==> flow/design.v (excerpt) <==
module conv(
           input Aclk,
           input rst,
           input [7:0] Xin,
           input [7:0] Kin,
           output reg [7:0] Rout,
           output reg result_done
       );
Size in the first run: ~2300 cells after synthesis, about 130 flip-flops, about 27 I/O pins, ~21000 um^2 of cells after synthesis.
Settings: LEC_CHECK=0, CAP_MARGIN=20, CORE_MARGIN=2, CORE_UTILIZATION=72, CTS_CLUSTER_SIZE=32, HOLD_SLACK_MARGIN=-0.08, PLACE_DENSITY=0.64, SLEW_MARGIN=20; clock period 5.93 ns.
run.sh (not shown) runs the stock make flow with config.mk's settings and CLKGATE_MAP_FILE=.
The first run ran to the end with violations: negative setup slack.
Rerun with:
CORE_UTILIZATION = 63   (was 72)
CTS_CLUSTER_SIZE = not set   (was 32)
HOLD_SLACK_MARGIN = not set   (was -0.08)
PLACE_DENSITY = not set   (was 0.64)
clock period = 4.36 ns   (was 5.93 ns; I/O delays follow)
Effect: The new run reached the layout checks and failed them: negative setup slack; area after synthesis does not change; setup slack loses 1.5 ns; design area grows slightly; count of clock-buffer cells in the layout drops by 1; utilization goes down by 11 points; wire length came out lower slightly.
Rerun with:
CORE_UTILIZATION = 52   (was 63)
clock period = 4.88 ns   (was 4.36 ns; I/O delays follow)
The new run ran to the end with violations: negative setup slack.
Worst setup slack is better by 0.58 ns.
Wire length rises slightly.
Utilization falls by 14 points.
Maximum frequency rises slightly.
Synthesized area does not change.
Rerun with:
ABC_AREA = 1   (was not set)
CORE_UTILIZATION = 21   (was 52)
clock period = 10.0 ns   (was 4.88 ns; I/O delays follow)
Effect: The changed run ran to the end with no violations. Global-route usage decreases by 19 points. Clock skew decreases by 0.0046 ns. Non-clock buffer count decreases by 233. Cell count increases by 49%. Routed wire length increases by 8.8%. Core utilization decreases by 38 points. First-iteration DRC count increases by 59%. Setup slack gets better by 4.5 ns. Hold slack gets worse by 0.051 ns.

---

The RTL this note starts from:
==> flow/design.v <==
`timescale 1ns/100ps
module conv(
           input Aclk,
           input rst,
           input [7:0] Xin,
           input [7:0] Kin,
           output reg [7:0] Rout,
           output reg result_done
       );
reg [7:0] pattern [9-1:0];
reg [4:0] daddr;
wire pattern_done;
reg [7:0] kernel [4-1:0];
reg [4:0] kaddr;
wire kernel_done;
reg [7:0] result [4-1:0];
reg [4:0] out_cnt;
integer i;
assign pattern_done = (daddr-1>=9) ? 1'd1 : 1'd0;
always@(posedge Aclk)
begin
    if(rst)
    begin
        for(i=0;i<9;i=i+1)
        begin
            pattern[i] <= 7'd0;
        end
        daddr <= 5'd1;   
    end
    else
    begin
        if(pattern_done)
        begin
            pattern[daddr] <= pattern[daddr];
            daddr <= daddr;
        end
        else
        begin
            pattern[daddr-1] <= Xin;
            daddr <= daddr + 5'd1;
        end
    end
end
assign kernel_done = (kaddr-1>=4) ? 1'd1 : 1'd0;
always@(posedge Aclk)
begin
    if(rst)
    begin
        for(i=0;i<4;i=i+1)
        begin
            kernel[i] <= 7'd0;
        end
        kaddr <= 5'd1;
    end
    else
    begin
        if(kernel_done)
        begin
            kernel[kaddr] <= kernel[kaddr];
            kaddr <= kaddr;
        end
        else
        begin
            kernel[kaddr-1] <= Kin;
            kaddr <= kaddr + 5'd1;
        end
    end
end
always@(*)
begin
    if(rst)
    begin
        for(i=0;i<4;i=i+1)
        begin
            result[i] = 7'd0;
        end
    end
    else
    begin
        if(pattern_done & kernel_done)
        begin
            result[0] = pattern[0]*kernel[0] + pattern[1]*kernel[1] + pattern[3]*kernel[2] + pattern[4]*kernel[3];
            result[1] = pattern[1]*kernel[0] + pattern[2]*kernel[1] + pattern[4]*kernel[2] + pattern[5]*kernel[3];
            result[2] = pattern[3]*kernel[0] + pattern[4]*kernel[1] + pattern[6]*kernel[2] + pattern[7]*kernel[3];
            result[3] = pattern[4]*kernel[0] + pattern[5]*kernel[1] + pattern[7]*kernel[2] + pattern[8]*kernel[3];
        end
        else
        begin
            for(i=0;i<4;i=i+1)
            begin
                result[i] = 7'd0;
            end
        end
    end
end
always@(posedge Aclk)
begin
    if(rst)
    begin
        result_done <= 1'd0;
    end
    else
    begin
        if(pattern_done & kernel_done)
        begin
            result_done <= 1'd1;
        end
        else
        begin
            result_done <= result_done;
        end
    end
end
always@(posedge Aclk)
begin
    if(rst)
    begin
        Rout <= 7'd0;
        out_cnt <= 5'd1;
    end
    else
    begin
        if(pattern_done & kernel_done)
        begin
            out_cnt <= out_cnt + 5'd1;
            Rout <= result[out_cnt-1];
        end
        else
        begin
            out_cnt <= 5'd1;
            Rout <= 5'd0;
        end
    end
end
endmodule
clock: 6.5 ns
lec_check: 0
cap_margin: 0
core_aspect_ratio: 0.92
core_margin: 2
core_utilization: 72
cts_cluster_size: 81
place_density_lb_addon: 0.0
setup_slack_margin: 1.83
slew_margin: 20
tns_end_percent: 65
The first run ran to the end with violations: setup timing.
Then changed:
==> flow/config.mk (replaced) <==
export PLATFORM = sky130hd
export DESIGN_NAME = conv
export DESIGN_NICKNAME = conv
export VERILOG_FILES = /design/flow/design.v
export SDC_FILE = /design/flow/constraint.sdc
export NUM_CORES = 4
export LEC_CHECK = 0
export CAP_MARGIN = 20
export CORE_MARGIN = 2
export CORE_UTILIZATION = 40
export SLEW_MARGIN = 20
==> flow/constraint.sdc (replaced) <==
create_clock -name core_clock -period 10.0 [get_ports {Aclk}]
set_input_delay 2.0000 -clock core_clock [delete_from_list [all_inputs] [get_ports {Aclk}]]
set_output_delay 2.0000 -clock core_clock [all_outputs]
set_load 0.01 [all_outputs]
Effect:
- With this change the flow passed the timing, design-rule and antenna checks
- via count goes down by 7.0%
- first-iteration DRC count goes down by 24%
- final cell count goes up by 5.8%
- setup slack gains 2.5 ns
- critical path depth stays the same
- global-route usage goes down by 19 points
- die size goes up by 78%
Then changed:
--- a/flow/config.mk
+++ b/flow/config.mk
@@ -8,4 +8,10 @@
 export CAP_MARGIN = 20
+export CORE_ASPECT_RATIO = 0.5
 export CORE_MARGIN = 2
-export CORE_UTILIZATION = 40
+export CORE_UTILIZATION = 46
+export CTS_CLUSTER_DIAMETER = 230
+export CTS_CLUSTER_SIZE = 100
+export HOLD_SLACK_MARGIN = 0.15
+export PLACE_DENSITY_LB_ADDON = 0.3
 export SLEW_MARGIN = 20
+export TNS_END_PERCENT = 10
Final cell count falls by 3.1%.
Synthesized cell count stays the same.
Non-clock buffer count fell by 2.
Hold slack is about the same.
Then changed:
--- a/flow/config.mk
+++ b/flow/config.mk
@@ -8,9 +8,7 @@
 export CAP_MARGIN = 20
-export CORE_ASPECT_RATIO = 0.5
 export CORE_MARGIN = 2
-export CORE_UTILIZATION = 46
-export CTS_CLUSTER_DIAMETER = 230
+export CORE_UTILIZATION = 69
+export CTS_CLUSTER_DIAMETER = 252
 export CTS_CLUSTER_SIZE = 100
-export HOLD_SLACK_MARGIN = 0.15
-export PLACE_DENSITY_LB_ADDON = 0.3
+export HOLD_SLACK_MARGIN = 0.27
 export SLEW_MARGIN = 20
The changed run finished with timing, DRC and antenna clean.
Sequential cell count is unchanged.
Synthesized area is unchanged.
Non-clock buffer count is lower by 3.
Routed wire length is lower by 4.7%.
Core utilization is higher by 24 points.

---

Setup of job 6436:
Starts from the design.v that is shown in full above.
Settings: LEC_CHECK=0, CAP_MARGIN=20, CORE_MARGIN=2, CORE_UTILIZATION=60, CTS_CLUSTER_SIZE=98, PLACE_DENSITY=0.35, SETUP_SLACK_MARGIN=1.17, SLEW_MARGIN=20; clock period 4.88 ns.
In job 6436 the implementation completed, yet the final layout does not meet the checks, the culprit being setup timing.
Edits applied to the flow inputs when going from job 6436 to job 7867:
- clearing CTS_CLUSTER_SIZE, which used to be 98
- swapping 60 for 63 in CORE_UTILIZATION
- clearing SETUP_SLACK_MARGIN, which used to be 1.17
- clearing PLACE_DENSITY, which used to be 0.35
- swapping 4.88 for 7.85 in the clock period (ns, I/O delays scaled along)
Job 7867 went all the way through the flow, and no timing, DRC or antenna check failed.
The final cell count of job 7867 falls short of that of job 6436 by 258.
Job 6436 → job 7867: met2 wire length down about 12%; vias per cell climbed 2.8%.
The worst slack at placement in job 7867 sits 2.39 ns above the value recorded for job 6436.
| layout overhead on the synthesized area | lower: job 7867 |
Changes in job 9706 relative to job 7867:
- changing CORE_UTILIZATION from 63 to 47
- setting SETUP_SLACK_MARGIN to 1.17 for the first time
- changing the clock period (ns, I/O delays scaled along) from 7.85 to 4.88
Findings:
Job 9706: all stages done; final checks FAILED (setup timing).
Of job 7867 and job 9706, the higher die area belongs to job 9706.
Job 9706 against job 7867: number of standard cells in the final layout excluding fillers +348; final worst setup slack dropped 2.22 ns; multi-input combinational cell area increased by 4.3% relative to the old numbers; aggregate routed wire length higher; net total in the final layout went up by about 7%.
Diff job 9706..job 7867 | total of hold buffers inserted after clock tree synthesis | unchanged

---

RTL: the design.v shown in full above, as it stands there.
==> flow/config.mk <==
export PLATFORM = sky130hd
export DESIGN_NAME = conv
export DESIGN_NICKNAME = conv
export VERILOG_FILES = /design/flow/design.v
export SDC_FILE = /design/flow/constraint.sdc
export NUM_CORES = 4
export LEC_CHECK = 0
export CAP_MARGIN = 20
export CORE_MARGIN = 2
export CORE_UTILIZATION = 72
export CTS_CLUSTER_SIZE = 77
export PLACE_DENSITY_LB_ADDON = 0.0
export SETUP_SLACK_MARGIN = 0.9
export SLEW_MARGIN = 20
export TNS_END_PERCENT = 40
==> flow/constraint.sdc <==
create_clock -name core_clock -period 6.55 [get_ports {Aclk}]
set_input_delay 1.3100 -clock core_clock [delete_from_list [all_inputs] [get_ports {Aclk}]]
set_output_delay 1.3100 -clock core_clock [all_outputs]
set_load 0.01 [all_outputs]
The baseline reached the layout checks and failed them: negative setup slack.
==> next run, changes <==
- ABC_AREA: default -> 1
- CORE_UTILIZATION: 72 -> 58
- CTS_CLUSTER_SIZE: 77 -> default
- PLACE_DENSITY_LB_ADDON: 0.0 -> default
- SETUP_SLACK_MARGIN: 0.9 -> default
- TNS_END_PERCENT: 40 -> default
- clock period: 6.55 -> 8.23 ns (I/O delays scaled with it)
- This time the run ran to the end with no violations
- maximum frequency went down by 9.7%
- synthesized area went up by 7.7%
- final cell count went up by 28%
- global-route usage went down by 8.7 points
==> next run, changes <==
- ABC_AREA: 1 -> default
- CORE_UTILIZATION: 58 -> 66
- CTS_CLUSTER_SIZE: default -> 32
- clock period: 8.23 -> 5.93 ns (I/O delays scaled with it)
=> With this change the flow completed and failed the layout checks on negative setup slack; hold slack improved by 0.055 ns; via count came out lower by 14%; flip-flop count is unchanged; setup slack got worse by 1.6 ns.

---

job 9514:
Starts from the design.v that is shown in full above.
Settings: LEC_CHECK=0, CAP_MARGIN=20, CORE_MARGIN=2, CORE_UTILIZATION=69, CTS_CLUSTER_DIAMETER=368, CTS_CLUSTER_SIZE=100, SLEW_MARGIN=20, TNS_END_PERCENT=20; clock period 10.0 ns.
The following lists how job 6184 was set up differently from job 9514:
Settings: setting CORE_ASPECT_RATIO to 1.35 for the first time; setting GPL_ROUTABILITY_DRIVEN to 1 for the first time; setting MIN_ROUTING_LAYER to met1 for the first time; removing CTS_CLUSTER_SIZE (formerly 100); changing CAP_MARGIN from 20 to 30; removing TNS_END_PERCENT (formerly 20); changing CORE_UTILIZATION from 69 to 51; setting ABC_AREA to 0 for the first time; setting CELL_PAD_IN_SITES_GLOBAL_PLACEMENT to 3 for the first time; removing CTS_CLUSTER_DIAMETER (formerly 368).
## What came out
Job 6184 | status: complete | timing, DRC, antenna: pass. [compare] base=job 9514 new=job 6184: overall routing resource usage has decreased, wire length increased by 7.8% relative to the old numbers, iteration tally of the first detailed-router pass -1. Job 6184 ended with less maximum fanout along the worst path than job 9514.
Changes in job 7579 relative to job 6184:
Settings: a deleted MIN_ROUTING_LAYER that had been met1; a deleted ABC_AREA that had been 0; an added MAX_ROUTING_LAYER of met4; a deleted CELL_PAD_IN_SITES_GLOBAL_PLACEMENT that had been 3; a deleted CORE_ASPECT_RATIO that had been 1.35; a change of CORE_UTILIZATION from 51 to 40; a deleted GPL_ROUTABILITY_DRIVEN that had been 1; a change of CAP_MARGIN from 30 to 25; a change of CORE_MARGIN from 2 to 10.
==> results <==
- The final worst-path cycle share of job 7579 exceeds that of job 6184 by 2.3 points.
- NOTE tap cell count job 6184->job 7579 increased by more than a quarter
- The clock-buffer cell count in job 7579 was lower than what job 6184 gave.
- When the final numbers for job 6184 and job 7579 were put side by side, the flop share of the area turned out to be smaller in job 7579.
- Row via count of the first global-routing pass: job 7579 higher / job 6184 lower
- Looking at detailed router's first-iteration violation count across job 6184 and job 7579, the one that comes out higher is job 7579.
- Against job 6184, final critical-path required period in job 7579 came out worse.

---

== v44 ==
// conv: RTL as listed in full above, without the edits since
clock: 10.0 ns
lec_check: 0
abc_area: 0
cap_margin: 25
core_aspect_ratio: 1.35
core_margin: 2
core_utilization: 51
gpl_routability_driven: 1
min_routing_layer: met2
slew_margin: 20
Having completed the whole flow, v44 delivered a layout that passed the timing, design-rule and antenna checks.
[inputs] v32 vs v44
- CORE_UTILIZATION now 69, was 51
- MIN_ROUTING_LAYER no longer set, was met2
- CORE_ASPECT_RATIO no longer set, was 1.35
- GPL_ROUTABILITY_DRIVEN no longer set, was 1
- CTS_CLUSTER_SIZE now 42, previously not set
- CAP_MARGIN now 20, was 25
- ABC_AREA no longer set, was 0
- CTS_CLUSTER_DIAMETER now 230, previously not set
### Flow results
v44 -> v32: final weighted congestion of routability-driven global placement decreased by a little under 10%
When v32 is set beside v44, its post-route cell area turns out to be 130 sq um smaller.
Relative to v44, met1 routing resource usage after global routing increased by 51 points in v32.
Compared v32 vs v44, and count of inserted antenna diode cells is down in v32.
Here is what was changed in the inputs of v40 compared with v32.
- CTS_CLUSTER_SIZE no longer set, was 42
- CORE_UTILIZATION now 21, was 69
- CTS_CLUSTER_DIAMETER no longer set, was 230
- CAP_MARGIN now 25, was 20
- ABC_AREA now 0, previously not set
- GPL_ROUTABILITY_DRIVEN now 0, previously not set
[summary]
- Of v40 and v32, it is v40 that has the lower floorplan-stage core utilization.
- Compared to v32, the routing of v40 uses more wire.
- Higher iteration count of the initial detailed-routing pass among v32 and v40: v32
- Compared with v32, v40 degrades first-pass GRT wire length.
- End-of-flow core utilization delta for v40 relative to v32: 50 points lower
Setup changes, v40 to v26
- CTS_CLUSTER_DIAMETER now 230, previously not set
- TNS_END_PERCENT now 5, previously not set
- GPL_ROUTABILITY_DRIVEN no longer set, was 0
- ABC_AREA no longer set, was 0
- CTS_CLUSTER_SIZE now 100, previously not set
- HOLD_SLACK_MARGIN now 0.27, previously not set
- CORE_UTILIZATION now 69, was 21
- CAP_MARGIN now 20, was 25
v26 vs v40 on share of the cycle needed by the critical path after routing: v26 is the lower one. Summary — HPWL after detailed placement, v26 relative to v40: lower, by about 9%. On initial cell density of the core: v26 sits above v40. v40 -> v26: largest clock skew in the final design flat. Delta (v26 minus v40): die size went down about 70%, simple-gate share of the synthesized area neither gained nor lost much. Going from v40 to v26, count of cells along the worst hold path ~0 delta; insertion delay of the later-clocked pin in the worst-skew pair ~0 delta. Against v40, v26 comes in 0.02 ns higher on required time of the critical path.
## Diff of input files: v47 against v26
- clearing TNS_END_PERCENT, which used to be 5
- clearing HOLD_SLACK_MARGIN, which used to be 0.27
- swapping 230 for 252 in CTS_CLUSTER_DIAMETER
Results
Worst setup slack: v47 vs v26 identical
Arithmetic-cell share of the synthesized area counting full adders, half adders and majority gates: v26 vs v47 identical
Diff v47..v26 | via count | unchanged
As far as wire length on met2 goes, v47 and v26 are indistinguishable; the numbers are identical.
Comparing v26 against v47, there is no change at all in number of unique standard cell types used by synthesis.
For sequential cell count, v47 and v26 come out practically identical.
Area growth from synthesis to final layout: v26 vs v47 identical
Post-cts resize count: v26 vs v47 identical
From v47 to v26, routed wire length did not move at all.
For v3, these inputs were changed with respect to v47:
- CTS_CLUSTER_SIZE changed from 100 to 42
- CORE_ASPECT_RATIO newly set to 0.5
- TNS_END_PERCENT newly set to 10
- CTS_CLUSTER_DIAMETER changed from 252 to 230
- PLACE_DENSITY_LB_ADDON newly set to 0.3
==> results <==
- v3 against v47; floorplan core area is down slightly.
- The final standard cell utilization of the core on v3 is in line with that on v47.
- Max freq v47 -> v3: degraded
- The die area of v3 and that of v47 are within noise of each other.
- Changes observed in v3 relative to v47: routed length per placed instance saw an increase.
